alpha:
## CLOCK_TOP
module CLOCK_TOP( 
	   SEG0, SEG1, SEG2, SEG3, SEG4, SEG5, SEG6, SEG7, LED, BUZ_OUT,
	   CLK50M, KEY1, KEY2, KEY3, SW0, SW1, SW2, SW3, SW4, SW5, KNOCK,
	   SENSOR, ROT_A, ROT_B
	   );
   input CLK50M, KEY1, KEY2, KEY3, SW0, SW1, SW2, SW3, SW4, SW5, KNOCK, SENSOR, ROT_A, ROT_B;
   output [6:0] SEG0, SEG1, SEG2, SEG3, SEG4, SEG5, SEG6, SEG7;
   output [17:0] LED;
   output 	 BUZ_OUT;
   wire 	 CLK1K, CLK10K, EN1K, EN10K, CLEAN_KEY1, CLEAN_KEY2, CLEAN_KEY3, CLEAN_SW1, CLEAN_SW2, CLEAN_SW3, CLEAN_SW4, CLEAN_SW5, ALARM, FIRE_ALARM, FIRE_VALID, PWM_ACT, FIRE_BUZ, KNOCK_LED_BUZ;
   wire [7:0] 	 SEC, MIN, HOUR, DAY;
   wire [7:0] 	 SEC_SET, MIN_SET, HOUR_SET, DAY_SET;
   wire [7:0] 	 SW_SEC, SW_MIN, SW_HOUR, SW_DAY;
   assign BUZ_OUT = (FIRE_VALID) ? FIRE_BUZ : KNOCK_LED_BUZ;
   GENCLK1K
     UGENCLK1K
       ( 
	.RSTN				(SW0),
	.CLK1K				(CLK1K),
	.EN1K				(EN1K),
	.CLK50M				(CLK50M));
   GENCLK10K
     UGENCLK10K
       ( 
	.RSTN					(SW0),
	.CLK10K				(CLK10K),
	.EN10K				(EN10K),
	.CLK50M				(CLK50M));
   DEBOUNCE #(.SET(1'b1))
   UDEBOUNCE_KEY1
     ( 
      .KEY_OUT				(CLEAN_KEY1),
      .KEY_IN				(KEY1),
      .RSTN				(SW0),
      .CLK				(CLK50M),
      .EN1K				(EN1K));
   DEBOUNCE #(.SET(1'b1))
   UDEBOUNCE_KEY2
     ( 
      .KEY_OUT				(CLEAN_KEY2),
      .KEY_IN				(KEY2),
      .RSTN				(SW0),
      .CLK				(CLK50M),
      .EN1K				(EN1K));
   DEBOUNCE #(.SET(1'b1))
   UDEBOUNCE_KEY3
     ( 
      .KEY_OUT				(CLEAN_KEY3),
      .KEY_IN				(KEY3),
      .RSTN				(SW0),
      .CLK				(CLK50M),
      .EN1K				(EN1K));
   DEBOUNCE #(.SET(1'b0))
   UDEBOUNCE_SW1
     ( 
      .KEY_OUT				(CLEAN_SW1),
      .KEY_IN				(SW1),
      .RSTN				(SW0),
      .CLK				(CLK50M),
      .EN1K				(EN1K));
   DEBOUNCE #(.SET(1'b0))
   UDEBOUNCE_SW2
     ( 
      .KEY_OUT				(CLEAN_SW2),
      .KEY_IN				(SW2),
      .RSTN				(SW0),
      .CLK				(CLK50M),
      .EN1K				(EN1K));
   DEBOUNCE #(.SET(1'b0))
   UDEBOUNCE_SW3
     ( 
      .KEY_OUT				(CLEAN_SW3),
      .KEY_IN				(SW3),
      .RSTN				(SW0),
      .CLK				(CLK50M),
      .EN1K				(EN1K));
   DEBOUNCE #(.SET(1'b0))
  ...
make LEC_CHECK=0 ABC_AREA=1 CAP_MARGIN=0 CORE_MARGIN=2 CORE_UTILIZATION=72 CTS_CLUSTER_DIAMETER=397 CTS_CLUSTER_SIZE=11 HOLD_SLACK_MARGIN=0.3 SETUP_SLACK_MARGIN=0.68 SLEW_MARGIN=20 finish   # period 4.62 ns
run.sh (not shown) runs the stock make flow with config.mk's settings and CLKGATE_MAP_FILE=.
alpha: PASS, flow complete, no timing, DRC or antenna violations
Setup changes, alpha to beta
- PLACE_DENSITY_LB_ADDON newly set to 0.06
- HOLD_SLACK_MARGIN removed (was 0.3)
- CTS_CLUSTER_DIAMETER removed (was 397)
- TNS_END_PERCENT newly set to 65
- ABC_AREA changed from 1 to 0
- MIN_ROUTING_LAYER newly set to met1
- SETUP_SLACK_MARGIN changed from 0.68 to 1.31
- CTS_CLUSTER_SIZE changed from 11 to 14
- MAX_ROUTING_LAYER newly set to met4
==> comparison <==
- Going from alpha to beta, the area after synthesis was found to have gone down by 1600 sq um.
- [compare] base=alpha new=beta: total power consumption of the routed design rose by about 11%, sequential share of power fell by 5.2 points.
- beta against alpha: synthesized chip area reported by yosys saw a decrease; logic depth of the worst path, buffers included saw a decrease.
--- input diff beta..gamma ---
- CORE_UTILIZATION changed from 72 to 71
- CORE_MARGIN changed from 2 to 3
- CAP_MARGIN changed from 0 to 30
### Flow results
When the final numbers for gamma and beta were put side by side, the global-route track usage on met2 turned out to be smaller in gamma.
There was hardly any difference in post-route cell area between gamma and beta.
Between gamma and beta, the clock network latency to the later pin of the worst-skew pair does not differ in any meaningful way.
The run with more routed wire is beta, not gamma.
Final total power on gamma is ahead of beta.
gamma went all the way through synthesis, placement and routing and the layout is clean on timing, DRC and antenna.
beta finished every stage and its layout cleared the timing, DRC and antenna checks.
Taking beta as the reference point, the arrival time of data at the critical path endpoint of gamma falls by 0.02 ns.
Worst hold slack in gamma is 0.084 ns lower than in beta
Area enclosed by the die boundary: gamma vs beta up about 4%
Between gamma and beta, the horizontal extent of the die is higher for gamma.
Changes observed in gamma relative to beta: total of clock buffers placed in the layout moved down; met2 wirelength from detailed routing shrank by 0.45%.
Here is what was changed in the inputs of delta compared with gamma.
- a change of PLACE_DENSITY_LB_ADDON from 0.06 to 0.27
- a deleted ABC_AREA that had been 0
- a change of CORE_MARGIN from 3 to 2
- a deleted MAX_ROUTING_LAYER that had been met4
- a change of CORE_UTILIZATION from 71 to 72
- a deleted TNS_END_PERCENT that had been 65
- a deleted CTS_CLUSTER_SIZE that had been 14
- an added CTS_CLUSTER_DIAMETER of 28
- a change of CAP_MARGIN from 30 to 20
- a change of SETUP_SLACK_MARGIN from 1.31 to 0.67
- a deleted MIN_ROUTING_LAYER that had been met1
### Flow results
delta against gamma; design area is up by a few percent. The capture point of the critical path comes out SEG7[6] in one run and SEG4[1] in the other, namely in delta and gamma respectively. delta does worse than gamma on global-route wire length before repair. Delta (delta minus gamma): final-layout clock buffer total +41; sequential power ~0 delta; clock network fraction of design power +15 points. Average vias per placed instance: delta vs gamma up about 9%. What delta reported for fmax has to be multiplied by 1.17 to get the figure for gamma. delta leaves less setup margin than gamma.
No activity file was given, so power comes from the tool's default toggle rates.
